**flow/config.mk**
```make
export PLATFORM = sky130hd
export DESIGN_NAME = solver
export DESIGN_NICKNAME = solver
export VERILOG_FILES = /design/flow/design.v
export SDC_FILE = /design/flow/constraint.sdc
export NUM_CORES = 4
export LEC_CHECK = 0
export ABC_AREA = 1
export CAP_MARGIN = 20
export CELL_PAD_IN_SITES_DETAIL_PLACEMENT = 2
export CELL_PAD_IN_SITES_GLOBAL_PLACEMENT = 2
export CORE_ASPECT_RATIO = 1.93
export CORE_MARGIN = 2
export CORE_UTILIZATION = 50
export CTS_CLUSTER_SIZE = 42
export GPL_ROUTABILITY_DRIVEN = 1
export GPL_TIMING_DRIVEN = 0
export HOLD_SLACK_MARGIN = 0.23
export MAX_ROUTING_LAYER = met4
export MIN_ROUTING_LAYER = met2
export SLEW_MARGIN = 35
```
**flow/constraint.sdc**
```tcl
create_clock -name core_clock -period 9.99 [get_ports {clk}]
set_input_delay 1.9980 -clock core_clock [delete_from_list [all_inputs] [get_ports {clk}]]
set_output_delay 1.9980 -clock core_clock [all_outputs]
set_load 0.01 [all_outputs]
```
**flow/design.v**
```verilog
module solver (
    input clk,
    input reset,
    input insert,
    input advance,
    input [3:0] value,
    output [40:0] solution
);
(* mem2reg *)
reg [40:0] counts [9];
assign solution =
    counts[0] + counts[1] + counts[2]
    + counts[3] + counts[4] + counts[5]
    + counts[6] + counts[7] + counts[8];
always @(posedge clk) begin
    if (reset) begin
        for (integer i = 0; i < 9; i = i + 1) begin
            counts[i] <= 0;
        end
    end if (insert) begin
        counts[value] <= counts[value] + 1;
    end if (advance) begin
        for (integer i = 1; i < 7; i = i + 1) begin
            counts[i - 1] <= counts[i];
        end
        counts[6] <= counts[7] + counts[0];
        counts[7] <= counts[8];
        counts[8] <= counts[0];
    end
end
endmodule
```
**flow/run.sh**
```bash
#!/bin/bash
# the make line also repeats each setting of config.mk as NAME=value (left out here)
make -C /OpenROAD-flow-scripts/flow DESIGN_CONFIG=/design/flow/config.mk WORK_HOME=/design/flow/orfs CLKGATE_MAP_FILE= finish
```
==> results of run 1 <==
==> impl_metrics.csv, run 1 <==
group,metric,value,unit
logic_synthesis,yosysMostFrequentCell,"nand2_1",
die,die_x,188,microns
logic_synthesis,synth_area_per_cell,6.57,sq um
logic_synthesis,xor_share,0.0211,
logic_synthesis,ys_dominant_reg_cell,"dfxtp_1",
logic_synthesis,ys.flops,369,
logic_synthesis,ys_seq_frac,0.226,
die,rows,130,
logic_synthesis,yosys_area,32800,sq um
logic_synthesis,synth-warning-count,1,
logic_synthesis,synthAdderAreaFrac,0.201,
logic_synthesis,aoi_share,0.160,
logic_synthesis,yosys-top-cells-count,"nand2_1, inv_1, nor2_1",
die,fp_util,0.505,
logic_synthesis,ys_cells,4982,
logic_synthesis,synth.logic.top_family,"simple AND/OR/NAND/NOR gates",
logic_synthesis,synthesis.instances,4982,
run_status,tool.error,"[ERROR GPL-0301] Utilization 102.006 % exceeds 100%.",
logic_synthesis,ys_sh_simple,0.290,
logic_synthesis,fp_nets,5349,
logic_synthesis,synth-edff-count,0,
logic_synthesis,ys_types,55,
die,die_h,360,microns
logic_synthesis,netlist_area,32800,sq um
die,chipArea,67700,sq um
run_status,outcome,"did not finish",
logic_synthesis,synth_top_area_share,0.226,
logic_synthesis,synthArstFlopShare,0,
run_status,haltStage,"global placement without I/O",
die,design.core.area,64900,sq um
logic_synthesis,synth_top_cell_by_area,"dfxtp_1",
logic_synthesis,mux_area_frac,0.000306,
logic_synthesis,ys_top_cells_by_area,"dfxtp_1, nand2_1, fa_1",
==> inputs of run 2 (changes only) <==
- CELL_PAD_IN_SITES_DETAIL_PLACEMENT: 2 -> not set
- CELL_PAD_IN_SITES_GLOBAL_PLACEMENT: 2 -> not set
- CORE_ASPECT_RATIO: 1.93 -> not set
- CORE_UTILIZATION: 50 -> 72
- CTS_CLUSTER_DIAMETER: not set -> 358
- CTS_CLUSTER_SIZE: 42 -> not set
- GPL_ROUTABILITY_DRIVEN: 1 -> not set
- GPL_TIMING_DRIVEN: 0 -> not set
- HOLD_SLACK_MARGIN: 0.23 -> not set
- MIN_ROUTING_LAYER: met2 -> not set
- PLACE_DENSITY_LB_ADDON: not set -> 0.01
- SETUP_SLACK_MARGIN: not set -> -0.2
- SLEW_MARGIN: 35 -> 20
- clock period: 9.99 -> 6.27 ns (I/O delays scaled with it)
==> run 2 against run 1 <==
  * The layout now fails its checks (negative setup slack)
  * Area after synthesis stayed put
  * Synthesized cell count stayed put
  * Die size is 30% lower
==> impl_metrics.csv, run 2 <==
group,metric,value,unit
logic_synthesis,ys_dominant_reg_cell,"dfxtp_1",
power,top_power_group,"combinational logic",
job,drv_cap,0,
logic_synthesis,ys_types,55,
die,fp_util,0.726,
logic_synthesis,synth_area_per_cell,6.57,sq um
clock_network,clockBufferDepth,3,
logic_synthesis,synthArstFlopShare,0,
power,power,0.0107,W
power,sw_frac_of_total,0.415,
setup_path,crit_path_end,"solution[38]",
finish,fin_nets,5488,
setup_path,required,5.02,ns
clock_network,cts_max_level,2,
hold_path,holdPathStages,2,
logic_synthesis,xor_share,0.0211,
logic_synthesis,yosys_area,32800,sq um
final_timing,clock_skew,0.0179,ns
logic_synthesis,synth.logic.top_family,"simple AND/OR/NAND/NOR gates",
setup_path,worstSetupPathType,"reg2out",
finish,area_growth,14.4,%
final_timing,period_used_share,1.07,
final_timing,final-setup-viol-count,25,
final_timing,hold_violations,0,
placed_design,hpwl,89000,microns
global_routing,grt_usage,0.554,
die,design.core.area,45100,sq um
setup_path,cp-start-kind,"flop",
run_status,outcome,"finished with violations",
logic_synthesis,synth_top_cell_by_area,"dfxtp_1",
setup_path,slowest_stage,"fa_2",
logic_synthesis,synthesis.instances,4982,
power,intPower,0.00629,W
setup_path,crit_path_max_incr_delay,0.65,ns
final_timing,clock.fmax,0.150,GHz
finish,fill_cells,2997,
route,dr_total_vias,37100,
final_timing,max_slew_margin,0.113,
clock_network,cts_tree,"built",
power,pg_seq,0.00268,W
clock_network,numCtsBuffers,41,
route,wl_per_cell,23.0,microns
power,seq_power_share,0.250,
logic_synthesis,synth-warning-count,1,
setup_path,r2r_start,"counts[7][0]",
die,rows,78,
logic_synthesis,netlist_area,32800,sq um
logic_synthesis,synth_top_area_share,0.226,
die,io_pins,49,
power,clockPowerShare,0.247,
clock_network,clkTransAtPathRegs,0.06,ns
logic_synthesis,aoi_share,0.160,
setup_path,crit_buf_inv,4,
setup_path,r2r-end,"counts[6][28]",
logic_synthesis,fp_nets,5349,
route,drt_iter0_markers,6090,
clock_network,root_buffer,"clkbuf_16",
logic_synthesis,ys.flops,369,
logic_synthesis,yosysMostFrequentCell,"nand2_1",
final_timing,tightest_slew,1.32,ns
final_timing,setup_ws,-0.413,ns
power,p_comb,0.00540,W
setup_path,cpMostUsedCell,"fa_1",
global_routing,grt_max_degree,199,
final_timing,finalCriticalPeriod,6.68,ns
placed_design,gp_congestion,1.15,
power,ir_worst_vdd,527,uV
logic_synthesis,synthAdderAreaFrac,0.201,
hold_path,worstHoldPathType,"reg2reg",
final_timing,drv_slew,0,
run_status,failed_checks,"negative setup slack",
logic_synthesis,ys_sh_simple,0.290,
power,p_leak,17.0,nW
power,pg_clk,0.00265,W
global_routing,antenna_found_initial,3,
global_routing,grt_remaining_overflow,0,
hold_path,min_from,"counts[2][32]",
clock_network,clk_latency,0.60,ns
setup_path,crit_arrival,5.43,ns
setup_path,worstSetupEndpointType,"primary output",
power,power_switching,0.00445,W
logic_synthesis,ys_top_cells_by_area,"dfxtp_1, nand2_1, fa_1",
route,drtPass1Iterations,9,
final_timing,finalSetupTns,-4.98,ns
route,drc,0,
die,die_h,217,microns
setup_path,r2r_slack,2.72,ns
die,die_x,217,microns
hold_path,whs_endpoint,"counts[1][32]",
global_routing,grt_pass1_vias,34400,
setup_path,crit_cells,16,
setup_path,path_delay_family,"adder cells",
logic_synthesis,synth-edff-count,0,
final_timing,rsz0062_at_grt,"yes",
die,chipArea,47200,sq um
setup_path,crit_start,"counts[3][34]",
clock_network,cts_sinks,369,
setup_path,cp_max_fo,4,
placed_design,pre_cts_ws,-0.155,ns
placed_design,portBuffers,48,
power,pwr_density_cell,287,nW/um^2
setup_path,rr_worst_depth,13,
logic_synthesis,yosys-top-cells-count,"nand2_1, inv_1, nor2_1",
logic_synthesis,ys_seq_frac,0.226,
setup_path,crit_path_cell_trace,"fa_1 > inv_1 > fa_1 > fa_1 > fa_2 > inv_1 > ha_4 > buf_4 > nand2_1 > nor2_1 > nand2_2 > nor2_2 > nand3_1 > nand3_4 > xor2_1 > dlygate4sd2_1",
route,ant_nets,0,
route,via_per_inst,6.44,
logic_synthesis,mux_area_frac,0.000306,
power,p_comb_frac,0.503,
global_routing,grt_pass1_wl,193000,microns
job,warning_count,43,
route,routed_wl,132000,microns
logic_synthesis,ys_cells,4982,
## run 2: what timing repair did
| item | 4_1_cts | 5_1_grt |
|---|---|---|
| gates resized | 89 | 153 |
| buffers inserted | 2 | 6 |
| pin swaps | 8 | 37 |
| hold buffers | 0 | 0 |
| endpoints found under the setup margin | 29 | 26 |
## run 2: per-stage QoR
step,area [sq um],instances,hold WS (ns),util
global placement,35200,5676,0.442,0.781
detailed placement,35200,5676,0.452,0.781
floorplan,32800,4982,0.425,-
CTS,36900,5750,0.463,0.819
finish,37500,5758,0.463,0.831
global route,37500,5755,0.471,0.831
## run 2: final cells by class
cell class,count,area [sq um],area share
diodes,7,17.5,0.000468
clock buffers,63,1250,0.0334
clock inverters,10,181,0.00484
inverters,637,2410,0.0643
multi-input cells,3743,22800,0.610
flip-flops and latches,369,7400,0.198
well taps,600,751,0.0200
repair buffers,329,2600,0.0694
## run 2: routing by layer
metal  wire length (microns)  global-route usage  vias to the layer above
li1                        -                   -                    16100
met1                   43700               0.658                    16600
met2                   53200               0.764                     3324
met3                   22900               0.216                     1059
met4                   12600               0.398                        0
met5                       0                   -                        -
==> inputs of run 3 (changes only) <==
- ABC_AREA: 1 -> not set
- CORE_UTILIZATION: 72 -> 40
- CTS_CLUSTER_DIAMETER: 358 -> not set
- MAX_ROUTING_LAYER: met4 -> not set
- PLACE_DENSITY_LB_ADDON: 0.01 -> not set
- SETUP_SLACK_MARGIN: -0.2 -> -0.54
- clock period: 6.27 -> 8.74 ns (I/O delays scaled with it)
==> run 3 against run 2 <==
  * The layout still fails its checks (negative setup slack)
  * Area after synthesis is 8.3% lower
  * Routed wire length is 12% lower
  * Utilization is 39 points lower
  * Combinational power is 93% higher
  * Largest cell class unchanged
  * Hold slack better by 0.028 ns
  * Final cell count is 23% lower
==> impl_metrics.csv, run 3 <==
group,metric,value,unit
logic_synthesis,netlist_area,30000,sq um
power,sw_frac_of_total,0.480,
route,ant_nets,0,
die,fp_util,0.403,
final_timing,timing.hold.ws,0.491,ns
power,pg_seq,0.00206,W
power,intPower,0.00756,W
global_routing,antenna_found_initial,3,
final_timing,finalSetupTns,-0.980,ns
logic_synthesis,synthAdderAreaFrac,0.219,
setup_path,r2r_start,"counts[7][4]",
die,chipArea,77300,sq um
logic_synthesis,synth-edff-count,0,
power,power_switching,0.00699,W
route,routed_wl,117000,microns
clock_network,clk_latency,0.61,ns
final_timing,hold_violations,0,
logic_synthesis,ys_sh_simple,0.139,
route,drt_iter0_markers,3447,
setup_path,cp-start-kind,"flop",
route,via_per_inst,6.25,
clock_network,cts_resized,0,
finish,area_growth,9.41,%
final_timing,tightest_slew,1.22,ns
die,design.core.area,74400,sq um
setup_path,crit_cells,21,
final_timing,setup_ws,-0.250,ns
logic_synthesis,yosys_area,30000,sq um
die,io_pins,49,
logic_synthesis,synthArstFlopShare,0,
final_timing,finalCriticalPeriod,8.99,ns
logic_synthesis,synth-warning-count,1,
clock_network,clockBufferDepth,3,
die,die_x,278,microns
die,die_h,278,microns
setup_path,r2r_slack,4.04,ns
power,p_leak,13.5,nW
setup_path,rr_worst_depth,11,
setup_path,slowest_stage,"a211oi_1",
setup_path,worstSetupPathType,"reg2out",
power,pwr_density_cell,443,nW/um^2
finish,regArea,7390,sq um
power,clockPowerShare,0.143,
global_routing,grt_pass1_wl,175000,microns
route,drc,0,
global_routing,grt_remaining_overflow,0,
power,ir_worst_vdd,533,uV
final_timing,clock_skew,0.0133,ns
hold_path,holdPathStages,2,
setup_path,r2r-end,"counts[6][39]",
setup_path,crit_buf_inv,7,
hold_path,min_from,"counts[1][18]",
setup_path,cp_max_fo,5,
job,warning_count,32,
power,top_power_group,"combinational logic",
logic_synthesis,synth_top_cell_by_area,"dfxtp_1",
route,drtPass1Iterations,7,
job,drv_cap,0,
logic_synthesis,ys_top_cells_by_area,"dfxtp_1, fa_1, inv_1",
hold_path,worstHoldPathType,"reg2reg",
clock_network,root_buffer,"clkbuf_16",
placed_design,gp_congestion,1.01,
setup_path,worstSetupEndpointType,"primary output",
setup_path,crit_path_cell_trace,"inv_1 > fa_1 > inv_1 > fa_1 > fa_1 > inv_1 > fa_1 > inv_1 > ha_1 > a21o_1 > nand4_1 > a211oi_1 > o21ai_0 > a211oi_1 > buf_4 > o2111ai_1 > a211oi_1 > buf_4 > o31ai_1 > o211ai_1 > clkdlybuf4s50_1",
clock_network,cts_sinks,369,
power,p_comb,0.0104,W
clock_network,numCtsBuffers,46,
global_routing,grt_usage,0.299,
logic_synthesis,yosys-top-cells-count,"inv_1, dfxtp_1, fa_1",
hold_path,whs_endpoint,"counts[0][18]",
finish,comb_area,20200,sq um
clock_network,cts_max_level,2,
final_timing,max_slew_margin,0.187,
final_timing,period_used_share,1.03,
finish,fill_cells,7265,
power,pg_clk,0.00208,W
placed_design,portBuffers,48,
logic_synthesis,ys_cells,3480,
run_status,failed_checks,"negative setup slack",
global_routing,grt_pass1_vias,26500,
logic_synthesis,synth.logic.top_family,"AND-OR/OR-AND gates",
setup_path,crit_arrival,7.24,ns
logic_synthesis,ys.flops,369,
logic_synthesis,yosysMostFrequentCell,"inv_1",
logic_synthesis,xor_share,0.0407,
setup_path,crit_start,"counts[0][3]",
route,dr_total_vias,27500,
placed_design,dpl.cell_count,4323,
logic_synthesis,synth_top_area_share,0.246,
finish,fin_nets,3769,
final_timing,clock.fmax,0.111,GHz
clock_network,cts_hold_buf,0,
clock_network,clkTransAtPathRegs,0.06,ns
logic_synthesis,ys_dominant_reg_cell,"dfxtp_1",
power,p_comb_frac,0.715,
power,seq_power_share,0.142,
logic_synthesis,synthesis.instances,3480,
final_timing,drv_slew,0,
setup_path,crit_path_max_incr_delay,0.82,ns
setup_path,required,6.99,ns
logic_synthesis,ys_seq_frac,0.246,
setup_path,path_delay_family,"AND-OR/OR-AND gates",
placed_design,hpwl,80700,microns
finish,final_cells,4406,
logic_synthesis,aoi_share,0.253,
logic_synthesis,ys_types,108,
final_timing,final-setup-viol-count,7,
logic_synthesis,fp_nets,3847,
run_status,outcome,"finished with violations",
clock_network,post_cts_buffers,0,
global_routing,grt_max_degree,208,
die,rows,100,
setup_path,crit_path_end,"solution[39]",
clock_network,cts_tree,"built",
route,wl_per_cell,26.5,microns
logic_synthesis,synth_area_per_cell,8.63,sq um
logic_synthesis,mux_area_frac,0.0190,
[run 3: layer usage]
metal	GRT usage	wire [microns]
met4	0.138	5730
met3	0.0661	12500
met5	0	34
met2	0.452	50500
met1	0.409	48000
[run 3: stage by stage]
step           power, W  instance area, sq um  utilization  setup WS, ns
5_1_grt          0.0155                 32900        0.441        -0.490
3_3_place_gp     0.0125                 31300        0.420         0.539
3_5_place_dp     0.0124                 31300        0.420         0.434
4_1_cts          0.0146                 32900        0.441        -0.227
6_report         0.0145                 32900        0.441        -0.250
2_1_floorplan   0.00768                 30000            -          1.63
[run 3: area by class of cell]
| type | count | area share |
|---|---|---|
| antenna | 1 | 0.0000761 |
| clock buffer | 72 | 0.0439 |
| clock inverter | 10 | 0.00464 |
| inverter | 383 | 0.0439 |
| multi-input combinational | 2487 | 0.616 |
| sequential | 369 | 0.225 |
| tap | 969 | 0.0369 |
| timing repair buffer | 115 | 0.0303 |
==> inputs of run 4 (changes only) <==
- ABC_AREA: not set -> 0
- CAP_MARGIN: 20 -> 10
- CELL_PAD_IN_SITES_DETAIL_PLACEMENT: not set -> 1
- CELL_PAD_IN_SITES_GLOBAL_PLACEMENT: not set -> 1
- CORE_ASPECT_RATIO: not set -> 1.31
- CORE_UTILIZATION: 40 -> 32
- CTS_CLUSTER_SIZE: not set -> 40
- GPL_ROUTABILITY_DRIVEN: not set -> 1
- GPL_TIMING_DRIVEN: not set -> 1
- HOLD_SLACK_MARGIN: not set -> 0.25
- MIN_ROUTING_LAYER: not set -> met2
- PLACE_DENSITY_LB_ADDON: not set -> 0.08
- SETUP_SLACK_MARGIN: -0.54 -> not set
- TNS_END_PERCENT: not set -> 40
- clock period: 8.74 -> 10.5 ns (I/O delays scaled with it)
==> run 4 against run 3 <==
  * Now clean on timing, DRC and antenna
  * Non-clock buffer count grew 7
  * Combinational power shrank about 20%
  * Total power shrank 16%
  * Utilization shrank 8.3 points
==> impl_metrics.csv, run 4 <==
group,metric,value,unit
route,drt_iter0_markers,8709,
power,power,0.0122,W
final_timing,rsz0062_at_grt,"no",
power,p_leak,13.5,nW
clock_network,cts_sinks,369,
power,seq_power_share,0.142,
die,die_h,355,microns
final_timing,finalSetupTns,0,ns
final_timing,drv_slew,0,
global_routing,grt_remaining_overflow,0,
power,power_switching,0.00589,W
route,ant_nets,0,
finish,fin_nets,3778,
placed_design,portBuffers,48,
global_routing,use_met3,0.590,
die,chipArea,96400,sq um
power,pg_seq,0.00174,W
logic_synthesis,aoi_share,0.253,
power,sw_frac_of_total,0.481,
setup_path,r2r_start,"counts[0][0]",
job,warning_count,34,
setup_path,rr_worst_depth,14,
setup_path,path_delay_family,"adder cells",
die,die_x,272,microns
setup_path,crit_path_cell_trace,"inv_1 > fa_1 > inv_1 > fa_1 > fa_1 > inv_1 > fa_1 > inv_1 > ha_1 > fa_1 > a211oi_1 > o21bai_1 > nor2_1 > o41ai_2 > a31oi_1 > buf_4 > o41ai_1 > buf_4 > a211o_1 > a31o_2 > a31oi_1 > xnor2_1 > clkdlybuf4s50_1",
final_timing,max_slew_margin,0.129,
clock_network,cts_max_level,2,
route,drtPass1Iterations,10,
logic_synthesis,netlist_area,30000,sq um
run_status,outcome,"complete, no violations",
logic_synthesis,synth-edff-count,0,
clock_network,cts_tree,"built",
setup_path,crit_buf_inv,7,
route,via_per_inst,8.28,
setup_path,cpMostUsedCell,"fa_1",
route,dr_total_vias,38900,
global_routing,antenna_found_initial,1,
route,routed_wl,153000,microns
setup_path,worstSetupEndpointType,"primary output",
setup_path,required,8.40,ns
die,io_pins,49,
power,pwr_density_cell,367,nW/um^2
hold_path,whs_endpoint,"counts[7][26]",
power,intPower,0.00635,W
clock_network,root_buffer,"clkbuf_16",
route,drc,0,
hold_path,min_from,"counts[8][26]",
global_routing,met1_usage,0,
finish,area_growth,11.1,%
die,rows,128,
power,p_comb,0.00868,W
logic_synthesis,yosysMostFrequentCell,"inv_1",
logic_synthesis,synthAdderAreaFrac,0.219,
power,ir_worst_vdd,862,uV
clock_network,numCtsBuffers,48,
logic_synthesis,fp_nets,3847,
final_timing,hold_violations,0,
hold_path,worstHoldPathType,"reg2reg",
power,top_power_group,"combinational logic",
global_routing,use_met2,0.567,
final_timing,clock_skew,0.0336,ns
logic_synthesis,xor_share,0.0407,
die,fp_util,0.323,
route,wl_per_cell,32.6,microns
logic_synthesis,ys.flops,369,
global_routing,grt_max_degree,173,
final_timing,period_used_share,0.909,
placed_design,gp_congestion,1.08,
logic_synthesis,ys_dominant_reg_cell,"dfxtp_1",
setup_path,crit_path_end,"solution[40]",
logic_synthesis,synth-warning-count,1,
placed_design,hpwl,103000,microns
setup_path,cp_max_fo,5,
power,p_comb_frac,0.709,
hold_path,holdPathStages,2,
logic_synthesis,synthesis.instances,3480,
clock_network,clk_latency,0.65,ns
setup_path,r2r-end,"counts[6][40]",
logic_synthesis,ys_types,108,
logic_synthesis,mux_area_frac,0.0190,
final_timing,finalCriticalPeriod,9.54,ns
job,drv_cap,0,
final_timing,clock.fmax,0.105,GHz
logic_synthesis,yosys-top-cells-count,"inv_1, dfxtp_1, fa_1",
setup_path,slowest_stage,"fa_1",
logic_synthesis,synth_top_cell_by_area,"dfxtp_1",
clock_network,post_cts_buffers,0,
die,design.core.area,93000,sq um
setup_path,r2r_slack,5.39,ns
logic_synthesis,synthArstFlopShare,0,
setup_path,cp-start-kind,"flop",
final_timing,final-setup-viol-count,0,
logic_synthesis,ys_cells,3480,
clock_network,clockBufferDepth,3,
logic_synthesis,ys_sh_simple,0.139,
clock_network,cts_resized,0,
final_timing,tightest_slew,1.30,ns
logic_synthesis,ys_top_cells_by_area,"dfxtp_1, fa_1, inv_1",
power,clockPowerShare,0.149,
setup_path,crit_cells,23,
logic_synthesis,synth_area_per_cell,8.63,sq um
power,pg_clk,0.00183,W
logic_synthesis,synth_top_area_share,0.246,
global_routing,grt.busiest_layer,"met3",
setup_path,worstSetupPathType,"reg2out",
global_routing,grt_usage,0.470,
clock_network,clkTransAtPathRegs,0.07,ns
logic_synthesis,yosys_area,30000,sq um
global_routing,grt_pass1_vias,44300,
setup_path,crit_start,"counts[0][2]",
clock_network,cts_hold_buf,0,
logic_synthesis,synth.logic.top_family,"AND-OR/OR-AND gates",
setup_path,crit_path_max_incr_delay,0.64,ns
global_routing,grt_pass1_wl,219000,microns
logic_synthesis,ys_seq_frac,0.246,
setup_path,crit_arrival,7.44,ns
-- run 4: per-layer routing --
| metal | wire, microns | up-vias |
|---|---|---|
| met5 | 1860 | - |
| met4 | 17200 | 67 |
| met3 | 60800 | 1609 |
| met2 | 73400 | 12300 |
| met1 | 0 | 12800 |
| li1 | - | 12100 |
-- run 4: area by class of cell --
| cell class | instances | area (sq um) |
|---|---|---|
| Timing Repair Buffer | 122 | 1060 |
| Sequential cell | 369 | 7390 |
| Clock inverter | 18 | 211 |
| Fill cell | 10800 | 59700 |
| Clock buffer | 68 | 1400 |
| Inverter | 383 | 1440 |
| Tap cell | 1235 | 1550 |
| Antenna cell | 21 | 52.6 |
| Multi-Input combinational cell | 2487 | 20300 |
-- run 4: metrics by stage --
step / instances / utilization / hold WS, ns / worst slack [ns] / instance area (sq um)
finish: 4703 / 0.359 / 0.500 / 0.961 / 33400
global route: 4687 / 0.358 / 0.531 / 0.656 / 33300
CTS: 4682 / 0.358 / 0.503 / 1.17 / 33300
detailed placement: 4596 / 0.341 / 0.494 / 1.86 / 31700
global placement: 4596 / 0.341 / 0.469 / 1.84 / 31700
floorplan: 3480 / - / 0.447 / 3.04 / 30000
==> inputs of run 5 (changes only) <==
- ABC_AREA: 0 -> 1
- CAP_MARGIN: 10 -> 20
- CELL_PAD_IN_SITES_DETAIL_PLACEMENT: 1 -> 0
- CORE_UTILIZATION: 32 -> 57
- GPL_ROUTABILITY_DRIVEN: 1 -> 0
- HOLD_SLACK_MARGIN: 0.25 -> not set
- MIN_ROUTING_LAYER: met2 -> not set
- PLACE_DENSITY_LB_ADDON: 0.08 -> not set
- SETUP_SLACK_MARGIN: not set -> 1.04
- clock period: 10.5 -> 5.0 ns (I/O delays scaled with it)
==> run 5 against run 4 <==
  * Now fails the layout checks on negative setup slack
  * Clock-buffer cell count did not move
  * Non-clock buffer count rose by 629
  * Clock power rose by 79%
  * Final area rose by 25%
  * Routed wire length fell by 4.1%
  * Total power rose by 24%
  * Combinational power fell by 2%
  * Critical path depth fell by 3
  * Utilization rose by 38 points
  * Via count fell by 3.4%
  * Critical path type unchanged
  * Highest routed layer unchanged
==> impl_metrics.csv, run 5 <==
group,metric,value,unit
final_timing,timing.hold.ws,0.452,ns
power,pg_clk,0.00328,W
clock_network,clkTransAtPathRegs,0.06,ns
logic_synthesis,synthesis.instances,4982,
final_timing,rsz0062_at_grt,"yes",
die,chipArea,59400,sq um
final_timing,finalCriticalPeriod,6.31,ns
setup_path,cp_max_fo,4,
clock_network,root_buffer,"clkbuf_16",
setup_path,cpMostUsedCell,"fa_1",
power,p_comb_frac,0.564,
finish,final_cells,6342,
setup_path,crit_path_cell_trace,"inv_2 > fa_1 > inv_1 > fa_2 > fa_1 > inv_1 > fa_1 > inv_2 > ha_4 > nand2_4 > buf_4 > nor2_4 > nand2_2 > o21ai_4 > a21oi_2 > o21ai_1 > buf_4 > buf_6 > xor2_1 > buf_2",
clock_network,clk_latency,0.61,ns
placed_design,portBuffers,48,
clock_network,cts_tree,"built",
logic_synthesis,synth-warning-count,1,
final_timing,period_used_share,1.26,
route,ant_nets,0,
route,via_per_inst,5.93,
route,routed_wl,147000,microns
logic_synthesis,netlist_area,32800,sq um
final_timing,final-setup-viol-count,37,
logic_synthesis,mux_area_frac,0.000306,
global_routing,grt_usage,0.483,
final_timing,hold_violations,0,
logic_synthesis,aoi_share,0.160,
power,top_power_group,"combinational logic",
power,sw_frac_of_total,0.427,
power,power_switching,0.00647,W
logic_synthesis,ys_types,55,
setup_path,rr_worst_depth,14,
power,p_comb,0.00854,W
job,drv_cap,0,
power,clockPowerShare,0.217,
logic_synthesis,synth-edff-count,0,
logic_synthesis,ys_top_cells_by_area,"dfxtp_1, nand2_1, fa_1",
power,pg_seq,0.00331,W
setup_path,cp-start-kind,"flop",
setup_path,crit_path_end,"solution[27]",
logic_synthesis,synth.logic.top_family,"simple AND/OR/NAND/NOR gates",
power,seq_power_share,0.219,
logic_synthesis,synth_top_cell_by_area,"dfxtp_1",
logic_synthesis,synthAdderAreaFrac,0.201,
logic_synthesis,yosys_area,32800,sq um
logic_synthesis,synth_area_per_cell,6.57,sq um
logic_synthesis,ys_cells,4982,
logic_synthesis,xor_share,0.0211,
power,pwr_density_cell,362,nW/um^2
placed_design,dpl.cell_count,6204,
global_routing,grt_remaining_overflow,0,
logic_synthesis,ys_dominant_reg_cell,"dfxtp_1",
job,warning_count,43,
die,design.core.area,56800,sq um
setup_path,worstSetupEndpointType,"primary output",
finish,fin_nets,5912,
run_status,failed_checks,"negative setup slack",
setup_path,crit_cells,20,
logic_synthesis,synth_top_area_share,0.226,
global_routing,antenna_found_initial,4,
setup_path,worstSetupPathType,"reg2out",
setup_path,crit_start,"counts[0][8]",
die,die_x,213,microns
setup_path,r2r_slack,1.08,ns
setup_path,required,4.00,ns
global_routing,grt_max_degree,205,
setup_path,r2r-end,"counts[6][28]",
power,intPower,0.00867,W
route,wl_per_cell,23.2,microns
setup_path,crit_buf_inv,8,
logic_synthesis,ys.flops,369,
final_timing,max_slew_margin,0.290,
route,drc,0,
placed_design,pre_cts_ws,-1.37,ns
clock_network,numCtsBuffers,43,
placed_design,hpwl,102000,microns
run_status,outcome,"finished with violations",
logic_synthesis,ys_seq_frac,0.226,
global_routing,grt_pass1_wl,213000,microns
power,ir_worst_vdd,427,uV
setup_path,crit_path_max_incr_delay,0.63,ns
route,dr_total_vias,37600,
die,io_pins,49,
finish,utilization,0.736,
final_timing,clock.fmax,0.159,GHz
setup_path,crit_arrival,5.31,ns
die,die_h,278,microns
final_timing,clock_skew,0.0364,ns
clock_network,clockBufferDepth,3,
setup_path,slowest_stage,"fa_1",
die,fp_util,0.577,
final_timing,drv_slew,0,
setup_path,r2r_start,"counts[0][0]",
hold_path,holdPathStages,2,
logic_synthesis,synthArstFlopShare,0,
final_timing,tightest_slew,1.05,ns
clock_network,cts_hold_buf,0,
global_routing,grt_pass1_vias,35700,
power,p_leak,19.5,nW
die,rows,100,
logic_synthesis,ys_sh_simple,0.290,
logic_synthesis,fp_nets,5349,
hold_path,whs_endpoint,"counts[3][40]",
hold_path,min_from,"counts[4][40]",
logic_synthesis,yosys-top-cells-count,"nand2_1, inv_1, nor2_1",
finish,area_growth,27.7,%
final_timing,setup_ws,-1.31,ns
clock_network,cts_sinks,369,
logic_synthesis,yosysMostFrequentCell,"nand2_1",
route,drtPass1Iterations,8,
setup_path,path_delay_family,"adder cells",
hold_path,worstHoldPathType,"reg2reg",
clock_network,cts_max_level,2,
route,drt_iter0_markers,4696,
[run 5: layout make-up]
class / instances / area (sq um)
well taps: 765 / 957
flip-flops and latches: 369 / 7420
diodes: 3 / 7.51
inverters: 637 / 2410
clock inverters: 6 / 95.1
multi-input cells: 3743 / 23500
fillers: 4762 / 15000
repair buffers: 751 / 6120
clock buffers: 68 / 1300
[run 5: stage by stage]
stage	instance area (sq um)	total power, W	TNS, ns
3_3_place_gp	39000	0.0107	-22.17
2_1_floorplan	33300	0.00700	0
6_report	41800	0.0151	-38.87
5_1_grt	41800	0.0156	-41.25
3_5_place_dp	39000	0.0108	-23.61
4_1_cts	41200	0.0143	-30.56
[run 5: metal layers]
metal  vias to the layer above  global-route usage  wire [microns]
met3                       854               0.108           17800
met1                     17300               0.570           49700
met2                      2507               0.737           63200
met4                         4               0.422           16200
met5                         -                   0              49
li1                      16900                   -               -
[run 5: timing repair]
action	in CTS	in global routing
endpoints found under the setup margin	343	340
pin swaps	89	78
resized	332	128
buffers inserted	41	20
==> inputs of run 6 (changes only) <==
- CELL_PAD_IN_SITES_DETAIL_PLACEMENT: 0 -> 2
- CELL_PAD_IN_SITES_GLOBAL_PLACEMENT: 1 -> 2
- CORE_ASPECT_RATIO: 1.31 -> 0.97
- CORE_UTILIZATION: 57 -> 50
- CTS_CLUSTER_SIZE: 40 -> 42
- GPL_ROUTABILITY_DRIVEN: 0 -> 1
- GPL_TIMING_DRIVEN: 1 -> 0
- HOLD_SLACK_MARGIN: not set -> 0.23
- MAX_ROUTING_LAYER: not set -> met5
- MIN_ROUTING_LAYER: not set -> met2
- SETUP_SLACK_MARGIN: 1.04 -> 0.94
- SLEW_MARGIN: 20 -> 35
- TNS_END_PERCENT: 40 -> not set
- clock period: 5.0 -> 9.99 ns (I/O delays scaled with it)
==> run 6 against run 5 <==
  * The run now fails in global placement without I/O
  * Area after synthesis is the same
  * Synthesized cell count is the same
  * Die size grew 14%
==> impl_metrics.csv, run 6 <==
group,metric,value,unit
logic_synthesis,fp_nets,5349,
logic_synthesis,synth.logic.top_family,"simple AND/OR/NAND/NOR gates",
run_status,tool.error,"[ERROR GPL-0301] Utilization 101.946 % exceeds 100%.",
logic_synthesis,ys.flops,369,
die,die_x,264,microns
logic_synthesis,synth_top_area_share,0.226,
logic_synthesis,ys_cells,4982,
logic_synthesis,ys_top_cells_by_area,"dfxtp_1, nand2_1, fa_1",
logic_synthesis,synthAdderAreaFrac,0.201,
die,chipArea,67600,sq um
logic_synthesis,aoi_share,0.160,
logic_synthesis,synth_area_per_cell,6.57,sq um
logic_synthesis,ys_sh_simple,0.290,
logic_synthesis,synthArstFlopShare,0,
logic_synthesis,ys_seq_frac,0.226,
die,design.core.area,64900,sq um
logic_synthesis,synthesis.instances,4982,
die,fp_util,0.504,
logic_synthesis,synth-warning-count,1,
logic_synthesis,xor_share,0.0211,
logic_synthesis,yosys-top-cells-count,"nand2_1, inv_1, nor2_1",
logic_synthesis,yosys_area,32800,sq um
logic_synthesis,synth_top_cell_by_area,"dfxtp_1",
run_status,haltStage,"global placement without I/O",
logic_synthesis,yosysMostFrequentCell,"nand2_1",
die,rows,92,
run_status,outcome,"did not finish",
logic_synthesis,netlist_area,32800,sq um
logic_synthesis,ys_dominant_reg_cell,"dfxtp_1",
logic_synthesis,ys_types,55,
die,die_h,256,microns
logic_synthesis,mux_area_frac,0.000306,
logic_synthesis,synth-edff-count,0,
==> inputs of run 7 (changes only) <==
- CAP_MARGIN: 20 -> 5
- CELL_PAD_IN_SITES_DETAIL_PLACEMENT: 2 -> not set
- CELL_PAD_IN_SITES_GLOBAL_PLACEMENT: 2 -> not set
- CORE_ASPECT_RATIO: 0.97 -> not set
- CORE_UTILIZATION: 50 -> 72
- CTS_CLUSTER_DIAMETER: not set -> 96
- CTS_CLUSTER_SIZE: 42 -> 73
- GPL_ROUTABILITY_DRIVEN: 1 -> not set
- GPL_TIMING_DRIVEN: 0 -> not set
- HOLD_SLACK_MARGIN: 0.23 -> 0.3
- MAX_ROUTING_LAYER: met5 -> not set
- MIN_ROUTING_LAYER: met2 -> not set
- SETUP_SLACK_MARGIN: 0.94 -> 0.36
- SLEW_MARGIN: 35 -> 20
- clock period: 9.99 -> 4.23 ns (I/O delays scaled with it)
==> run 7 against run 6 <==
  * The flow stops in global routing
  * Die size fell by 30%
  * Area after synthesis stayed put
  * Synthesized cell count unchanged
==> impl_metrics.csv, run 7 <==
group,metric,value,unit
run_status,outcome,"did not finish",
run_status,haltStage,"global routing",
run_status,tool.error,"[ERROR GRT-0116] Global routing finished with congestion. Check the congestion regions in the DRC Viewer.",
logic_synthesis,synth.logic.top_family,"simple AND/OR/NAND/NOR gates",
die,design.core.area,45100,sq um
clock_network,cts_max_level,1,
logic_synthesis,synth-edff-count,0,
logic_synthesis,ys_sh_simple,0.290,
clock_network,cts_hold_buf,0,
logic_synthesis,xor_share,0.0211,
die,fp_util,0.726,
placed_design,portBuffers,48,
logic_synthesis,synthesis.instances,4982,
global_routing,grt_usage,0.826,
placed_design,placed_area,40100,sq um
logic_synthesis,ys_seq_frac,0.226,
logic_synthesis,synthArstFlopShare,0,
logic_synthesis,yosysMostFrequentCell,"nand2_1",
logic_synthesis,yosys_area,32800,sq um
logic_synthesis,ys_dominant_reg_cell,"dfxtp_1",
placed_design,pre_cts_ws,-2.08,ns
logic_synthesis,ys_types,55,
placed_design,hpwl,102000,microns
logic_synthesis,ys_top_cells_by_area,"dfxtp_1, nand2_1, fa_1",
global_routing,grt_remaining_overflow,22,
die,io_pins,49,
logic_synthesis,synth-warning-count,1,
die,rows,78,
logic_synthesis,ys.flops,369,
die,die_x,217,microns
die,chipArea,47200,sq um
clock_network,numCtsBuffers,17,
clock_network,cts_sinks,369,
logic_synthesis,mux_area_frac,0.000306,
logic_synthesis,ys_cells,4982,
logic_synthesis,aoi_share,0.160,
logic_synthesis,synth_area_per_cell,6.57,sq um
clock_network,root_buffer,"clkbuf_16",
logic_synthesis,synth_top_cell_by_area,"dfxtp_1",
logic_synthesis,fp_nets,5349,
placed_design,dpl.cell_count,6157,
clock_network,clockBufferDepth,3,
logic_synthesis,synth_top_area_share,0.226,
die,die_h,217,microns
logic_synthesis,yosys-top-cells-count,"nand2_1, inv_1, nor2_1",
logic_synthesis,netlist_area,32800,sq um
logic_synthesis,synthAdderAreaFrac,0.201,
placed_design,gp_congestion,1.20,
run 7: metrics by stage:
step,total power (W),util
4_1_cts,0.0157,0.924
3_5_place_dp,0.0130,0.890
3_3_place_gp,0.0125,0.890
2_1_floorplan,0.00853,-
run 7: what timing repair did:
action / 4_1_cts
pin swaps: 112
setup buffers: 32
resized: 399
setup endpoints to repair: 47
run 7: metal layers:
metal / overflow / GRT usage
met5: 0 / 0.581
met1: 0 / 0.829
met4: 12 / 0.779
met3: 3 / 0.722
met2: 7 / 0.949
==> inputs of run 8 (changes only) <==
- ABC_AREA: 1 -> not set
- CAP_MARGIN: 5 -> 20
- CORE_UTILIZATION: 72 -> 67
- CTS_CLUSTER_DIAMETER: 96 -> 199
- CTS_CLUSTER_SIZE: 73 -> not set
- HOLD_SLACK_MARGIN: 0.3 -> not set
- SETUP_SLACK_MARGIN: 0.36 -> not set
- clock period: 4.23 -> 6.83 ns (I/O delays scaled with it)
==> run 8 against run 7 <==
  * Now fails the layout checks on negative setup slack
  * Area after synthesis shrank 8.3%
  * Synthesized cell count is 30% lower
  * Die size is 1.4% lower
==> impl_metrics.csv, run 8 <==
group,metric,value,unit
run_status,outcome,"finished with violations",
run_status,failed_checks,"negative setup slack",
setup_path,r2r-end,"counts[6][39]",
power,intPower,0.0116,W
final_timing,period_used_share,1.08,
power,clockPowerShare,0.107,
clock_network,cts_max_level,2,
route,wl_per_cell,28.0,microns
clock_network,cts_sinks,369,
hold_path,holdPathStages,2,
power,p_leak,15.5,nW
power,sw_frac_of_total,0.488,
clock_network,numCtsBuffers,44,
setup_path,required,5.46,ns
clock_network,clockBufferDepth,3,
power,pg_clk,0.00241,W
finish,fin_nets,4161,
logic_synthesis,ys_sh_simple,0.139,
global_routing,grt_remaining_overflow,0,
finish,utilization,0.807,
route,drtPass1Iterations,12,
die,die_x,216,microns
setup_path,worstSetupPathType,"reg2out",
clock_network,cts_tree,"built",
job,warning_count,39,
route,ant_nets,0,
die,rows,77,
clock_network,clk_latency,0.61,ns
final_timing,finalCriticalPeriod,7.39,ns
hold_path,min_from,"counts[5][26]",
power,p_comb_frac,0.780,
global_routing,antenna_found_initial,7,
logic_synthesis,ys_dominant_reg_cell,"dfxtp_1",
power,top_power_group,"combinational logic",
clock_network,clkTransAtPathRegs,0.06,ns
logic_synthesis,ys_cells,3480,
logic_synthesis,xor_share,0.0407,
setup_path,crit_cells,22,
setup_path,rr_worst_depth,12,
logic_synthesis,mux_area_frac,0.0190,
logic_synthesis,yosys-top-cells-count,"inv_1, dfxtp_1, fa_1",
final_timing,rsz0062_at_grt,"yes",
job,drv_cap,0,
setup_path,crit_path_max_incr_delay,0.55,ns
logic_synthesis,fp_nets,3847,
logic_synthesis,ys_types,108,
logic_synthesis,synth-warning-count,1,
route,routed_wl,124000,microns
route,via_per_inst,7.11,
logic_synthesis,yosys_area,30000,sq um
route,drc,0,
placed_design,pre_cts_ws,-1.27,ns
final_timing,final-setup-viol-count,22,
final_timing,timing.hold.ws,0.504,ns
setup_path,r2r_slack,1.93,ns
route,drt_iter0_markers,5311,
setup_path,cp-start-kind,"flop",
setup_path,crit_arrival,6.02,ns
final_timing,hold_violations,0,
logic_synthesis,netlist_area,30000,sq um
die,design.core.area,44200,sq um
die,die_h,216,microns
hold_path,worstHoldPathType,"reg2reg",
power,pwr_density_cell,634,nW/um^2
placed_design,portBuffers,48,
final_timing,clock_skew,0.0186,ns
placed_design,gp_congestion,1.08,
logic_synthesis,synth.logic.top_family,"AND-OR/OR-AND gates",
logic_synthesis,synthesis.instances,3480,
final_timing,max_slew_margin,0.121,
power,power_switching,0.0111,W
logic_synthesis,synth_top_cell_by_area,"dfxtp_1",
hold_path,whs_endpoint,"counts[4][26]",
logic_synthesis,synth-edff-count,0,
power,ir_worst_vdd,2390,uV
global_routing,grt_pass1_wl,185000,microns
placed_design,hpwl,84200,microns
power,p_comb,0.0177,W
clock_network,root_buffer,"clkbuf_16",
setup_path,cp_max_fo,4,
final_timing,setup_ws,-0.560,ns
setup_path,r2r_start,"counts[0][4]",
finish,area_growth,18.9,%
logic_synthesis,synth_area_per_cell,8.63,sq um
die,fp_util,0.679,
setup_path,crit_start,"counts[0][19]",
setup_path,crit_path_cell_trace,"inv_1 > fa_1 > inv_1 > fa_1 > fa_1 > inv_1 > fa_1 > inv_1 > ha_1 > nand2_1 > buf_4 > nor3b_4 > and3_4 > o21ai_4 > a211oi_4 > o2111ai_4 > a211oi_4 > buf_12 > o31ai_4 > buf_4 > o211ai_1 > buf_2",
setup_path,crit_path_end,"solution[39]",
global_routing,grt_usage,0.525,
logic_synthesis,ys_top_cells_by_area,"dfxtp_1, fa_1, inv_1",
final_timing,clock.fmax,0.135,GHz
setup_path,worstSetupEndpointType,"primary output",
final_timing,tightest_slew,1.31,ns
final_timing,drv_slew,0,
logic_synthesis,yosysMostFrequentCell,"inv_1",
die,chipArea,46500,sq um
setup_path,crit_buf_inv,8,
global_routing,grt_max_degree,240,
logic_synthesis,aoi_share,0.253,
finish,fill_cells,2852,
setup_path,path_delay_family,"adder cells",
logic_synthesis,synthAdderAreaFrac,0.219,
logic_synthesis,synth_top_area_share,0.246,
power,seq_power_share,0.113,
logic_synthesis,ys_seq_frac,0.246,
logic_synthesis,synthArstFlopShare,0,
die,io_pins,49,
global_routing,grt_pass1_vias,31400,
logic_synthesis,ys.flops,369,
route,dr_total_vias,31400,
setup_path,slowest_stage,"fa_1",
power,pg_seq,0.00257,W
==> run 8: final cells by class <==
type	instances	area, sq um	area share
antenna	2	5.00	0.000140
clock buffer	65	1290	0.0362
clock inverter	13	125	0.00350
inverter	383	1440	0.0403
multi-input combinational	2487	20800	0.582
sequential	369	7400	0.207
tap	592	741	0.0207
timing repair buffer	509	3940	0.110
==> run 8: per-layer routing <==
layer / global-route usage / wire [microns] / up-vias
met4: 0.389 / 11400 / 8
met3: 0.196 / 21000 / 866
met2: 0.743 / 49900 / 2809
met1: 0.652 / 41500 / 14800
li1: - / - / 13000
met5: 0.00833 / 57 / -
==> run 8: timing repair <==
item | in CTS | in global routing
hold buffers | 0 | 0
endpoints found under the setup margin | 31 | 31
setup buffers | 18 | 14
gates resized | 191 | 51
endpoints found under the hold margin | 0 | 0
pin swaps | 56 | 40
==> run 8: per-stage QoR <==
step	area, sq um	std cells	power [W]	TNS (ns)
floorplan	30000	3480	0.00983	0
detailed placement	33600	4321	0.0178	-14.46
global placement	33600	4321	0.0174	-12.09
finish	35700	4420	0.0226	-6.49
global route	35700	4418	0.0235	-8.73
CTS	35500	4411	0.0214	-2.96
==> inputs of run 9 (changes only) <==
- ABC_AREA: not set -> 1
- CELL_PAD_IN_SITES_DETAIL_PLACEMENT: not set -> 2
- CORE_UTILIZATION: 67 -> 50
- CTS_CLUSTER_DIAMETER: 199 -> not set
- CTS_CLUSTER_SIZE: not set -> 11
- GPL_ROUTABILITY_DRIVEN: not set -> 0
- MIN_ROUTING_LAYER: not set -> met2
- clock period: 6.83 -> 5.7 ns (I/O delays scaled with it)
==> run 9 against run 8 <==
  * The run now fails in detailed placement
  * Area after synthesis grew 9.0%
  * Die size is 45% higher
  * Synthesized cell count increased by 43%
==> impl_metrics.csv, run 9 <==
group,metric,value,unit
logic_synthesis,yosys_area,32800,sq um
logic_synthesis,ys_dominant_reg_cell,"dfxtp_1",
logic_synthesis,ys.flops,369,
placed_design,portBuffers,48,
logic_synthesis,synthArstFlopShare,0,
logic_synthesis,synthesis.instances,4982,
logic_synthesis,ys_types,55,
logic_synthesis,netlist_area,32800,sq um
die,io_pins,49,
logic_synthesis,fp_nets,5349,
logic_synthesis,synth-warning-count,1,
run_status,outcome,"did not finish",
logic_synthesis,synthAdderAreaFrac,0.201,
logic_synthesis,synth.logic.top_family,"simple AND/OR/NAND/NOR gates",
logic_synthesis,synth_area_per_cell,6.57,sq um
logic_synthesis,ys_top_cells_by_area,"dfxtp_1, nand2_1, fa_1",
logic_synthesis,synth_top_cell_by_area,"dfxtp_1",
logic_synthesis,synth-edff-count,0,
logic_synthesis,ys_cells,4982,
run_status,tool.error,"Error: detail_place.tcl, 38 bad optional access",
logic_synthesis,synth_top_area_share,0.226,
logic_synthesis,mux_area_frac,0.000306,
logic_synthesis,ys_seq_frac,0.226,
die,die_x,260,microns
die,die_h,260,microns
die,rows,93,
die,fp_util,0.507,
logic_synthesis,yosysMostFrequentCell,"nand2_1",
die,chipArea,67600,sq um
run_status,haltStage,"detailed placement",
die,design.core.area,64600,sq um
logic_synthesis,yosys-top-cells-count,"nand2_1, inv_1, nor2_1",
logic_synthesis,xor_share,0.0211,
logic_synthesis,aoi_share,0.160,
logic_synthesis,ys_sh_simple,0.290,
==> run 9: through the flow <==
stage	worst slack [ns]	instance area, sq um	TNS, ns	hold WS [ns]	power [W]
2_1_floorplan	0.330	32800	0	0.425	0.00573
3_3_place_gp	-0.649	38100	-10.50	0.435	0.00876
==> inputs of run 10 (changes only) <==
- ABC_AREA: 1 -> 0
- CELL_PAD_IN_SITES_DETAIL_PLACEMENT: 2 -> 0
- CELL_PAD_IN_SITES_GLOBAL_PLACEMENT: not set -> 0
- CORE_ASPECT_RATIO: not set -> 1.31
- CORE_UTILIZATION: 50 -> 72
- CTS_CLUSTER_SIZE: 11 -> 40
- GPL_ROUTABILITY_DRIVEN: 0 -> 1
- GPL_TIMING_DRIVEN: not set -> 1
- MAX_ROUTING_LAYER: not set -> met4
- MIN_ROUTING_LAYER: met2 -> not set
- PLACE_DENSITY_LB_ADDON: not set -> 0.08
- SETUP_SLACK_MARGIN: not set -> 1.89
- TNS_END_PERCENT: not set -> 40
- clock period: 5.7 -> 6.39 ns (I/O delays scaled with it)
==> run 10 against run 9 <==
  * The run fails in global routing
  * Synthesized cell count decreased by 30%
  * Area after synthesis down 8.3%
  * Die size fell by 36%
==> impl_metrics.csv, run 10 <==
group,metric,value,unit
logic_synthesis,synth_area_per_cell,8.63,sq um
global_routing,grt_usage,0.821,
logic_synthesis,aoi_share,0.253,
logic_synthesis,netlist_area,30000,sq um
placed_design,portBuffers,48,
logic_synthesis,yosys_area,30000,sq um
logic_synthesis,synth-warning-count,1,
logic_synthesis,ys_top_cells_by_area,"dfxtp_1, fa_1, inv_1",
clock_network,cts_hold_buf,0,
clock_network,cts_sinks,369,
run_status,tool.error,"[ERROR GRT-0232] Routing congestion too high. Check the congestion heatmap in the GUI.",
logic_synthesis,xor_share,0.0407,
logic_synthesis,ys_seq_frac,0.246,
logic_synthesis,ys_types,108,
die,fp_util,0.730,
clock_network,clockBufferDepth,3,
placed_design,pre_cts_ws,-0.532,ns
logic_synthesis,yosys-top-cells-count,"inv_1, dfxtp_1, fa_1",
logic_synthesis,mux_area_frac,0.0190,
placed_design,placed_area,34300,sq um
die,die_x,182,microns
logic_synthesis,synthesis.instances,3480,
placed_design,hpwl,86600,microns
logic_synthesis,synth_top_cell_by_area,"dfxtp_1",
logic_synthesis,synth_top_area_share,0.246,
die,die_h,238,microns
run_status,outcome,"did not finish",
die,chipArea,43400,sq um
run_status,haltStage,"global routing",
logic_synthesis,yosysMostFrequentCell,"inv_1",
logic_synthesis,ys_cells,3480,
logic_synthesis,synthAdderAreaFrac,0.219,
die,design.core.area,41200,sq um
placed_design,gp_congestion,1.08,
global_routing,grt_remaining_overflow,44,
die,rows,85,
clock_network,cts_max_level,2,
die,io_pins,49,
logic_synthesis,fp_nets,3847,
logic_synthesis,ys.flops,369,
logic_synthesis,synth.logic.top_family,"AND-OR/OR-AND gates",
logic_synthesis,synthArstFlopShare,0,
logic_synthesis,synth-edff-count,0,
logic_synthesis,ys_dominant_reg_cell,"dfxtp_1",
clock_network,numCtsBuffers,41,
clock_network,root_buffer,"clkbuf_16",
logic_synthesis,ys_sh_simple,0.139,
## run 10: routing by layer
metal,overflow,global-route usage
met1,3,0.819
met2,15,0.947
met3,6,0.676
met4,20,0.789
met5,-,-
## run 10: repair_timing
| action | in CTS |
|---|---|
| cloned | 1 |
| pin swaps | 61 |
| gates resized | 267 |
| endpoints found under the setup margin | 262 |
| buffers inserted | 27 |
## run 10: per-stage QoR
| step | std cells | setup TNS (ns) |
|---|---|---|
| detailed placement | 4324 | -6.86 |
| floorplan | 3480 | 0 |
| CTS | 4421 | -12.20 |
| global placement | 4323 | -5.04 |
==> inputs of run 11 (changes only) <==
- ABC_AREA: 0 -> 1
- CELL_PAD_IN_SITES_DETAIL_PLACEMENT: 0 -> not set
- CELL_PAD_IN_SITES_GLOBAL_PLACEMENT: 0 -> not set
- CORE_ASPECT_RATIO: 1.31 -> not set
- CTS_CLUSTER_DIAMETER: not set -> 199
- CTS_CLUSTER_SIZE: 40 -> 28
- GPL_ROUTABILITY_DRIVEN: 1 -> not set
- GPL_TIMING_DRIVEN: 1 -> not set
- PLACE_DENSITY_LB_ADDON: 0.08 -> 0.01
- SETUP_SLACK_MARGIN: 1.89 -> not set
- TNS_END_PERCENT: 40 -> not set
- clock period: 6.39 -> 5.54 ns (I/O delays scaled with it)
==> run 11 against run 10 <==
  * The run again fails in global routing
  * Synthesized cell count increased by 43%
  * Area after synthesis up 9.0%
  * Die size increased by 8.8%
==> impl_metrics.csv, run 11 <==
group,metric,value,unit
logic_synthesis,synth_area_per_cell,6.57,sq um
die,rows,78,
logic_synthesis,netlist_area,32800,sq um
clock_network,numCtsBuffers,17,
logic_synthesis,synth_top_cell_by_area,"dfxtp_1",
global_routing,grt_usage,0.861,
logic_synthesis,ys_dominant_reg_cell,"dfxtp_1",
run_status,tool.error,"[ERROR GRT-0232] Routing congestion too high. Check the congestion heatmap in the GUI.",
logic_synthesis,ys_seq_frac,0.226,
logic_synthesis,ys_cells,4982,
logic_synthesis,yosysMostFrequentCell,"nand2_1",
logic_synthesis,synth_top_area_share,0.226,
logic_synthesis,synthAdderAreaFrac,0.201,
clock_network,cts_sinks,369,
logic_synthesis,synthArstFlopShare,0,
die,fp_util,0.726,
logic_synthesis,xor_share,0.0211,
logic_synthesis,synth-warning-count,1,
run_status,haltStage,"global routing",
die,die_h,217,microns
global_routing,grt_remaining_overflow,356,
logic_synthesis,yosys_area,32800,sq um
placed_design,gp_congestion,1.17,
placed_design,portBuffers,48,
logic_synthesis,aoi_share,0.160,
logic_synthesis,mux_area_frac,0.000306,
die,die_x,217,microns
placed_design,hpwl,94700,microns
die,io_pins,49,
clock_network,cts_max_level,1,
placed_design,placed_area,37600,sq um
clock_network,clockBufferDepth,3,
die,chipArea,47200,sq um
logic_synthesis,synth.logic.top_family,"simple AND/OR/NAND/NOR gates",
logic_synthesis,synthesis.instances,4982,
clock_network,root_buffer,"clkbuf_16",
placed_design,dpl.cell_count,5994,
logic_synthesis,ys_top_cells_by_area,"dfxtp_1, nand2_1, fa_1",
logic_synthesis,ys_sh_simple,0.290,
logic_synthesis,ys.flops,369,
placed_design,pre_cts_ws,-0.795,ns
die,design.core.area,45100,sq um
logic_synthesis,synth-edff-count,0,
run_status,outcome,"did not finish",
logic_synthesis,yosys-top-cells-count,"nand2_1, inv_1, nor2_1",
logic_synthesis,fp_nets,5349,
logic_synthesis,ys_types,55,
## run 11: timing repair
item                       4_1_cts
gates cloned                     0
hold endpoints to repair         0
gates resized                  413
setup endpoints to repair       38
hold buffers                     0
pin swaps                       91
setup buffers                   23
## run 11: layer usage
layer | GRT overflow | track usage
met1 | 61 | 0.862
met2 | 141 | 0.973
met3 | 62 | 0.741
met4 | 92 | 0.809
met5 | - | -
## run 11: per-stage QoR
stage / utilization / power (W)
detailed placement: 0.835 / 0.00894
global placement: 0.835 / 0.00875
floorplan: - / 0.00589
CTS: 0.867 / 0.0110
==> inputs of run 12 (changes only) <==
- ABC_AREA: 1 -> 0
- CELL_PAD_IN_SITES_DETAIL_PLACEMENT: not set -> 0
- CELL_PAD_IN_SITES_GLOBAL_PLACEMENT: not set -> 0
- CORE_ASPECT_RATIO: not set -> 1.31
- CORE_UTILIZATION: 72 -> 58
- CTS_CLUSTER_DIAMETER: 199 -> not set
- CTS_CLUSTER_SIZE: 28 -> 40
- GPL_ROUTABILITY_DRIVEN: not set -> 1
- GPL_TIMING_DRIVEN: not set -> 1
- MAX_ROUTING_LAYER: met4 -> not set
- PLACE_DENSITY_LB_ADDON: 0.01 -> 0.08
- SETUP_SLACK_MARGIN: not set -> 1.04
- TNS_END_PERCENT: not set -> 40
- clock period: 5.54 -> 6.2 ns (I/O delays scaled with it)
==> run 12 against run 11 <==
  * The layout now fails its checks (negative setup slack)
  * Die size is 14% higher
  * Synthesized cell count decreased by 30%
  * Area after synthesis shrank 8.3%
==> impl_metrics.csv, run 12 <==
group,metric,value,unit
setup_path,r2r_start,"counts[0][0]",
logic_synthesis,aoi_share,0.253,
power,p_leak,16.3,nW
logic_synthesis,yosysMostFrequentCell,"inv_1",
setup_path,r2r_slack,1.77,ns
placed_design,placed_area,35100,sq um
power,seq_power_share,0.117,
finish,fin_nets,4311,
route,routed_wl,127000,microns
power,top_power_group,"combinational logic",
logic_synthesis,ys.flops,369,
final_timing,period_used_share,1.15,
hold_path,min_from,"counts[1][18]",
global_routing,grt_max_degree,213,
job,drv_cap,0,
setup_path,path_delay_family,"adder cells",
logic_synthesis,netlist_area,30000,sq um
final_timing,drv_slew,0,
power,intPower,0.0128,W
logic_synthesis,synth_area_per_cell,8.63,sq um
logic_synthesis,ys_sh_simple,0.139,
logic_synthesis,yosys_area,30000,sq um
setup_path,crit_arrival,5.89,ns
setup_path,r2r-end,"counts[6][40]",
logic_synthesis,xor_share,0.0407,
final_timing,max_slew_margin,0.113,
die,fp_util,0.586,
setup_path,cp_max_fo,2,
clock_network,root_buffer,"clkbuf_16",
setup_path,worstSetupPathType,"reg2out",
logic_synthesis,synthesis.instances,3480,
placed_design,gp_congestion,1.06,
finish,comb_area,20900,sq um
finish,area_growth,23.7,%
setup_path,rr_worst_depth,15,
final_timing,clock_skew,0.0312,ns
die,rows,95,
clock_network,clkTransAtPathRegs,0.06,ns
final_timing,finalCriticalPeriod,7.13,ns
power,pg_clk,0.00263,W
logic_synthesis,ys_cells,3480,
hold_path,holdPathStages,2,
setup_path,slowest_stage,"fa_1",
logic_synthesis,synth_top_area_share,0.246,
power,power,0.0239,W
route,drc,0,
finish,final_cells,4657,
run_status,outcome,"finished with violations",
global_routing,grt_pass1_wl,190000,microns
final_timing,tightest_slew,1.33,ns
route,drt_iter0_markers,4148,
final_timing,final-setup-viol-count,29,
logic_synthesis,ys_dominant_reg_cell,"dfxtp_1",
clock_network,cts_tree,"built",
setup_path,cpMostUsedCell,"fa_1",
placed_design,portBuffers,48,
finish,fill_cells,3978,
die,io_pins,49,
placed_design,dpl.cell_count,4551,
finish,regArea,7400,sq um
global_routing,grt_usage,0.471,
final_timing,clock.fmax,0.140,GHz
setup_path,worstSetupEndpointType,"primary output",
setup_path,required,4.96,ns
logic_synthesis,synth_top_cell_by_area,"dfxtp_1",
setup_path,cp-start-kind,"flop",
die,chipArea,53600,sq um
final_timing,setup_ws,-0.928,ns
clock_network,clockBufferDepth,3,
clock_network,cts_max_level,2,
final_timing,rsz0062_at_grt,"yes",
power,pg_seq,0.00280,W
global_routing,grt_remaining_overflow,0,
logic_synthesis,fp_nets,3847,
logic_synthesis,synth-edff-count,0,
clock_network,clk_latency,0.60,ns
route,via_per_inst,6.67,
setup_path,crit_buf_inv,7,
die,design.core.area,51200,sq um
route,ant_nets,0,
finish,final_area,37100,sq um
hold_path,whs_endpoint,"counts[0][18]",
logic_synthesis,synthAdderAreaFrac,0.219,
power,p_comb,0.0184,W
final_timing,hold_violations,0,
placed_design,hpwl,89400,microns
route,drtPass1Iterations,6,
run_status,failed_checks,"negative setup slack",
power,ir_worst_vdd,2920,uV
hold_path,worstHoldPathType,"reg2reg",
logic_synthesis,synth.logic.top_family,"AND-OR/OR-AND gates",
setup_path,crit_path_end,"solution[40]",
logic_synthesis,yosys-top-cells-count,"inv_1, dfxtp_1, fa_1",
route,dr_total_vias,31100,
job,warning_count,35,
logic_synthesis,ys_seq_frac,0.246,
setup_path,crit_start,"counts[0][2]",
logic_synthesis,synthArstFlopShare,0,
power,clockPowerShare,0.110,
route,wl_per_cell,27.3,microns
setup_path,crit_path_max_incr_delay,0.53,ns
clock_network,cts_sinks,369,
logic_synthesis,ys_types,108,
setup_path,crit_path_cell_trace,"inv_2 > fa_1 > inv_1 > fa_1 > fa_1 > inv_1 > fa_1 > inv_2 > ha_4 > fa_2 > a211oi_2 > o21bai_2 > nor2_2 > o41ai_4 > buf_4 > a31oi_4 > o41ai_4 > a211o_1 > buf_12 > a31o_4 > a31oi_4 > xnor2_1 > buf_2",
logic_synthesis,mux_area_frac,0.0190,
logic_synthesis,synth-warning-count,1,
die,die_x,203,microns
clock_network,numCtsBuffers,42,
clock_network,cts_hold_buf,0,
power,pwr_density_cell,643,nW/um^2
power,p_comb_frac,0.772,
logic_synthesis,ys_top_cells_by_area,"dfxtp_1, fa_1, inv_1",
global_routing,grt_pass1_vias,31300,
die,die_h,264,microns
power,power_switching,0.0111,W
global_routing,antenna_found_initial,2,
power,sw_frac_of_total,0.464,
setup_path,crit_cells,23,
## run 12: layer usage
layer  up-vias  GRT usage  part of all wire
met5         -          0           0.00010
met4         2      0.401              0.11
met3       698     0.0965              0.11
met2      2218      0.740              0.44
met1     14900      0.552              0.34
li1      13300          -                 -
## run 12: layout make-up
type,count,area share
inverters,383,0.0390
flip-flops and latches,369,0.199
multi-input cells,2487,0.564
repair buffers,661,0.137
clock buffers,59,0.0330
diodes,2,0.000135
well taps,679,0.0229
clock inverters,17,0.00468
## run 12: repair_timing
item / in CTS / in global routing
setup endpoints to repair: 39 / 60
buffers inserted: 15 / 12
gates cloned: 0 / 0
pin swaps: 54 / 66
hold endpoints to repair: 0 / 0
gates resized: 224 / 86
## run 12: stage by stage
step,worst slack [ns],hold WS (ns),TNS (ns),utilization
after floorplan,0.291,0.447,0,-
after global placement,-0.760,0.458,-9.53,0.684
after detailed placement,-0.812,0.489,-10.96,0.684
after CTS,-1.03,0.495,-15.66,0.717
after global routing,-1.14,0.533,-20.63,0.725
final,-0.928,0.495,-15.60,0.725
==> inputs of run 13 (changes only) <==
- ABC_AREA: 0 -> not set
- CELL_PAD_IN_SITES_DETAIL_PLACEMENT: 0 -> not set
- CELL_PAD_IN_SITES_GLOBAL_PLACEMENT: 0 -> not set
- CORE_ASPECT_RATIO: 1.31 -> not set
- CORE_UTILIZATION: 58 -> 68
- CTS_CLUSTER_SIZE: 40 -> not set
- GPL_ROUTABILITY_DRIVEN: 1 -> not set
- GPL_TIMING_DRIVEN: 1 -> not set
- MAX_ROUTING_LAYER: not set -> met4
- PLACE_DENSITY_LB_ADDON: 0.08 -> not set
- SETUP_SLACK_MARGIN: 1.04 -> -0.45
- TNS_END_PERCENT: 40 -> not set
- clock period: 6.2 -> 6.27 ns (I/O delays scaled with it)
==> run 13 against run 12 <==
  * The layout still fails its checks (negative setup slack)
  * Largest cell class unchanged
  * Total power is 7.8% higher
  * Final cell count shrank 2.7%
  * Critical path type unchanged
  * Largest power group unchanged
  * Register-to-register slack got worse by 0.65 ns
  * Critical path depth decreased by 2
  * Sequential cell count unchanged
  * Non-clock buffer count shrank 53
==> impl_metrics.csv, run 13 <==
group,metric,value,unit
run_status,outcome,"finished with violations",
run_status,failed_checks,"negative setup slack",
logic_synthesis,mux_area_frac,0.0190,
logic_synthesis,yosys-top-cells-count,"inv_1, dfxtp_1, fa_1",
power,sw_frac_of_total,0.494,
die,design.core.area,43900,sq um
power,clockPowerShare,0.106,
power,ir_worst_vdd,1830,uV
final_timing,finalSetupTns,-21.45,ns
final_timing,setup_ws,-1.01,ns
setup_path,worstSetupEndpointType,"primary output",
placed_design,portBuffers,48,
finish,utilization,0.834,
job,drv_cap,0,
route,ant_nets,0,
setup_path,path_delay_family,"adder cells",
logic_synthesis,aoi_share,0.253,
logic_synthesis,fp_nets,3847,
power,pg_seq,0.00278,W
logic_synthesis,yosys_area,30000,sq um
power,p_leak,16.1,nW
die,die_h,214,microns
job,warning_count,50,
die,io_pins,49,
hold_path,whs_endpoint,"counts[7][26]",
setup_path,crit_start,"counts[0][13]",
setup_path,crit_buf_inv,6,
final_timing,final-setup-viol-count,35,
global_routing,grt_max_degree,168,
setup_path,slowest_stage,"fa_1",
logic_synthesis,synthArstFlopShare,0,
logic_synthesis,xor_share,0.0407,
logic_synthesis,synth-warning-count,1,
setup_path,cp-start-kind,"flop",
power,top_power_group,"combinational logic",
logic_synthesis,ys_dominant_reg_cell,"dfxtp_1",
logic_synthesis,synthesis.instances,3480,
global_routing,grt_usage,0.556,
final_timing,tightest_slew,1.25,ns
placed_design,gp_congestion,1.07,
route,dr_total_vias,32800,
clock_network,clockBufferDepth,3,
setup_path,crit_cells,21,
final_timing,clock_skew,0.0306,ns
final_timing,timing.hold.ws,0.530,ns
final_timing,finalCriticalPeriod,7.28,ns
global_routing,grt_remaining_overflow,0,
setup_path,r2r-end,"counts[6][39]",
logic_synthesis,ys.flops,369,
logic_synthesis,synth-edff-count,0,
hold_path,min_from,"counts[8][26]",
clock_network,clkTransAtPathRegs,0.06,ns
route,routed_wl,128000,microns
logic_synthesis,synthAdderAreaFrac,0.219,
logic_synthesis,synth_area_per_cell,8.63,sq um
power,pg_clk,0.00273,W
power,intPower,0.0130,W
final_timing,max_slew_margin,0.164,
setup_path,crit_arrival,6.03,ns
route,drc,0,
setup_path,crit_path_end,"solution[40]",
logic_synthesis,netlist_area,30000,sq um
power,power_switching,0.0127,W
clock_network,clk_latency,0.61,ns
final_timing,hold_violations,0,
setup_path,r2r_start,"counts[0][4]",
power,p_comb,0.0202,W
final_timing,period_used_share,1.16,
logic_synthesis,ys_cells,3480,
global_routing,grt_pass1_wl,189000,microns
route,drt_iter0_markers,5602,
setup_path,worstSetupPathType,"reg2out",
clock_network,root_buffer,"clkbuf_16",
die,chipArea,45900,sq um
finish,area_growth,22.0,%
global_routing,antenna_found_initial,14,
setup_path,cp_max_fo,3,
placed_design,hpwl,84600,microns
setup_path,crit_path_cell_trace,"inv_2 > fa_1 > inv_2 > fa_1 > fa_1 > inv_2 > fa_1 > inv_2 > ha_4 > buf_4 > a21oi_1 > o21ai_1 > a31oi_4 > o41ai_4 > a31oi_4 > o41ai_4 > a211o_1 > a31o_2 > a31oi_2 > xnor2_1 > buf_2",
global_routing,grt_pass1_vias,32400,
logic_synthesis,ys_top_cells_by_area,"dfxtp_1, fa_1, inv_1",
logic_synthesis,yosysMostFrequentCell,"inv_1",
power,seq_power_share,0.108,
final_timing,drv_slew,0,
clock_network,cts_sinks,369,
die,fp_util,0.684,
setup_path,rr_worst_depth,12,
logic_synthesis,synth_top_cell_by_area,"dfxtp_1",
route,drtPass1Iterations,21,
setup_path,r2r_slack,1.12,ns
power,power,0.0257,W
setup_path,crit_path_max_incr_delay,0.55,ns
power,p_comb_frac,0.786,
logic_synthesis,ys_seq_frac,0.246,
logic_synthesis,synth_top_area_share,0.246,
final_timing,clock.fmax,0.137,GHz
finish,fill_cells,2640,
setup_path,required,5.02,ns
hold_path,holdPathStages,2,
route,wl_per_cell,28.3,microns
die,die_x,214,microns
clock_network,cts_max_level,2,
clock_network,numCtsBuffers,44,
die,rows,77,
hold_path,worstHoldPathType,"reg2reg",
logic_synthesis,synth.logic.top_family,"AND-OR/OR-AND gates",
clock_network,cts_tree,"built",
route,via_per_inst,7.23,
final_timing,rsz0062_at_grt,"yes",
power,pwr_density_cell,702,nW/um^2
logic_synthesis,ys_sh_simple,0.139,
logic_synthesis,ys_types,108,
finish,fin_nets,4260,
[run 13: repair_timing]
item / CTS / global route
pin swaps: 52 / 37
gates resized: 186 / 66
setup buffers: 12 / 15
hold buffers: 0 / 0
endpoints found under the setup margin: 31 / 31
hold endpoints to repair: 0 / 0
[run 13: final cells by class]
type | instances | area, sq um | area share
repair buffers | 608 | 4670 | 0.127
diodes | 17 | 42.5 | 0.00116
clock inverters | 14 | 206 | 0.00563
flip-flops and latches | 369 | 7400 | 0.202
clock buffers | 61 | 1270 | 0.0345
inverters | 383 | 1440 | 0.0393
multi-input cells | 2487 | 20900 | 0.570
well taps | 592 | 741 | 0.0202
[run 13: routing by layer]
metal	wire, microns	track usage	vias up
li1	-	-	13200
met1	42800	0.669	15400
met2	52100	0.774	3102
met3	21600	0.201	1027
met4	11600	0.387	0
met5	0	-	-
[run 13: per-stage QoR]
step,instances,setup WS (ns),area (sq um)
global route,4528,-1.07,36600
CTS,4509,-0.818,36300
floorplan,3480,-0.343,30000
global placement,4436,-1.35,34500
detailed placement,4436,-1.58,34500
finish,4531,-1.01,36700
Power and IR drop assume default switching activity.
